cedar:
## mult16_top
module mult16_top (
  input         clk,
  input  [15:0] a,
  input  [15:0] b,
  output [31:0] p
);
For scale: about 670 cells after synthesis, ~64 flip-flops, about 65 I/O pins.
export LEC_CHECK = 0
export CAP_MARGIN = 20
export CORE_MARGIN = 2
export CORE_UTILIZATION = 40
export SLEW_MARGIN = 20
create_clock -name core_clock -period 14.2 [get_ports {clk}]
run.sh (not shown) runs the stock make flow with config.mk's settings and CLKGATE_MAP_FILE=.
--- input diff cedar..pepper ---
Settings: putting TNS_END_PERCENT at 15 where nothing was set; putting SETUP_SLACK_MARGIN at -1.48 where nothing was set; swapping 14.2 for 15.0 in the clock period (ns, I/O delays scaled along).
Results
Each of the runs, namely pepper and cedar, reached the end of the flow and came out clean.
STATUS register-to-register setup slack: pepper wins against cedar
pepper reports a higher headroom to the max-slew limit than cedar does.
Changes observed in pepper relative to cedar: routed wire length went down; cell count in the Yosys report did not really move.

* * *

Starting RTL as in the previous note.
==> flow/config.mk <==
export PLATFORM = sky130hd
export DESIGN_NAME = mult16_top
export DESIGN_NICKNAME = mult16_top
export VERILOG_FILES = /design/flow/design.v
export SDC_FILE = /design/flow/constraint.sdc
export NUM_CORES = 4
export LEC_CHECK = 0
export CAP_MARGIN = 40
export CORE_ASPECT_RATIO = 0.72
export CORE_MARGIN = 2
export CORE_UTILIZATION = 72
export SLEW_MARGIN = 20
==> flow/constraint.sdc <==
create_clock -name core_clock -period 12.0 [get_ports {clk}]
set_input_delay 2.4000 -clock core_clock [delete_from_list [all_inputs] [get_ports {clk}]]
set_output_delay 2.4000 -clock core_clock [all_outputs]
set_load 0.01 [all_outputs]
The first run ran to the end with violations: setup timing.
Next try:
--- a/flow/config.mk
+++ b/flow/config.mk
@@ -7,6 +7,7 @@
 export LEC_CHECK = 0
-export CAP_MARGIN = 40
-export CORE_ASPECT_RATIO = 0.72
+export ABC_AREA = 1
+export CAP_MARGIN = 20
 export CORE_MARGIN = 2
 export CORE_UTILIZATION = 72
+export SETUP_SLACK_MARGIN = 1.19
 export SLEW_MARGIN = 20
==> flow/constraint.sdc (replaced) <==
create_clock -name core_clock -period 6.15 [get_ports {clk}]
set_input_delay 1.2300 -clock core_clock [delete_from_list [all_inputs] [get_ports {clk}]]
set_output_delay 1.2300 -clock core_clock [all_outputs]
set_load 0.01 [all_outputs]
After rerunning: The changed run produced a layout that fails on setup timing. Global-route usage falls by 0.15 points. Cell area rises by 3.9%. Utilization rises by 1.1 points. Setup slack is worse by 5800 ps. Non-clock buffer count rises by 38. Sequential share of layout area falls by 0.45 points. Final cell count rises by 8.9%. Via count rises by 4.9%. Count of clock-buffer cells in the layout rises by 2.

* * *

mult16_top again, from the RTL that the note above started with.
==> flow/design.v (excerpt) <==
module mult16_top (
  input         clk,
  input  [15:0] a,
  input  [15:0] b,
  output [31:0] p
);
Settings: LEC_CHECK=0, ABC_AREA=1, CAP_MARGIN=0, CORE_MARGIN=2, CORE_UTILIZATION=70, CTS_CLUSTER_DIAMETER=275, CTS_CLUSTER_SIZE=39, HOLD_SLACK_MARGIN=-0.07, SETUP_SLACK_MARGIN=0.83, SLEW_MARGIN=20; clock period 7.17 ns.
The baseline finished but fails on setup timing.
Next try:
- ABC_AREA: 1 -> unset
- CAP_MARGIN: 0 -> 20
- CORE_UTILIZATION: 70 -> 57
- CTS_CLUSTER_DIAMETER: 275 -> unset
- CTS_CLUSTER_SIZE: 39 -> unset
- HOLD_SLACK_MARGIN: -0.07 -> unset
- SETUP_SLACK_MARGIN: 0.83 -> unset
- clock period: 7.17 -> 7.89 ns (I/O delays scaled with it)
Outcome: The new run finished with setup timing left. Via count is lower by a few percent. Wire length is lower by roughly a tenth. Critical path depth is lower by 1. Final cell count is lower slightly. Utilization is lower by 13 points.
Next try:
- CORE_UTILIZATION: 57 -> 64
- SETUP_SLACK_MARGIN: unset -> -0.75
- clock period: 7.89 -> 11.4 ns (I/O delays scaled with it)
The new run reached the layout checks and failed them: setup timing.
Worst setup slack gets better by 3500 ps.
Count of clock-buffer cells in the layout does not change.
Global-route usage came out higher by 3.2 points.
Wire length came out higher by a few percent.
Area after synthesis does not change.
First-iteration DRC count increases by a few percent.
Next try:
- CORE_UTILIZATION: 64 -> 70
- SETUP_SLACK_MARGIN: -0.75 -> unset
- clock period: 11.4 -> 3.75 ns (I/O delays scaled with it)
The new run finished with setup timing left.
Synthesized cell count does not change.
Die size decreases by 8.3%.
Setup slack degrades by 7700 ps.
Global-route usage increases by 3.6 points.
Non-clock buffer count increases by 23.
Utilization increases by 10 points.
Wire length increases by 21%.
Area after synthesis stays the same.
Next try:
- ABC_AREA: unset -> 1
- PLACE_DENSITY_LB_ADDON: unset -> 0.11
- SETUP_SLACK_MARGIN: unset -> 1.11
What happened:
- The changed run completed and failed the layout checks on setup timing
- wire length drops by about 1.7%
- cell area rises by 2.4%
- hold slack got worse by 49 ps
- via count is higher by 2.7%
- die area climbs by 4.0%
- non-clock buffer count rose by 8
- setup slack degrades by 97 ps
- clock-buffer cell count drops by 2
Next try:
- ABC_AREA: 1 -> unset
- CORE_UTILIZATION: 70 -> 66
- PLACE_DENSITY_LB_ADDON: 0.11 -> unset
- SETUP_SLACK_MARGIN: 1.11 -> unset
- clock period: 3.75 -> 12.2 ns (I/O delays scaled with it)
What happened: The new run ran to the end with violations: setup timing; area after synthesis went down by 3.9%; worst setup slack improves by 8500 ps; cell area is lower by 6.6%; synthesized cell count decreases by 8.0%; utilization decreases by 6.1 points; wire length came out lower by 18%; global-route usage is lower by 3.5 points; register-to-register slack improves by 8500 ps.
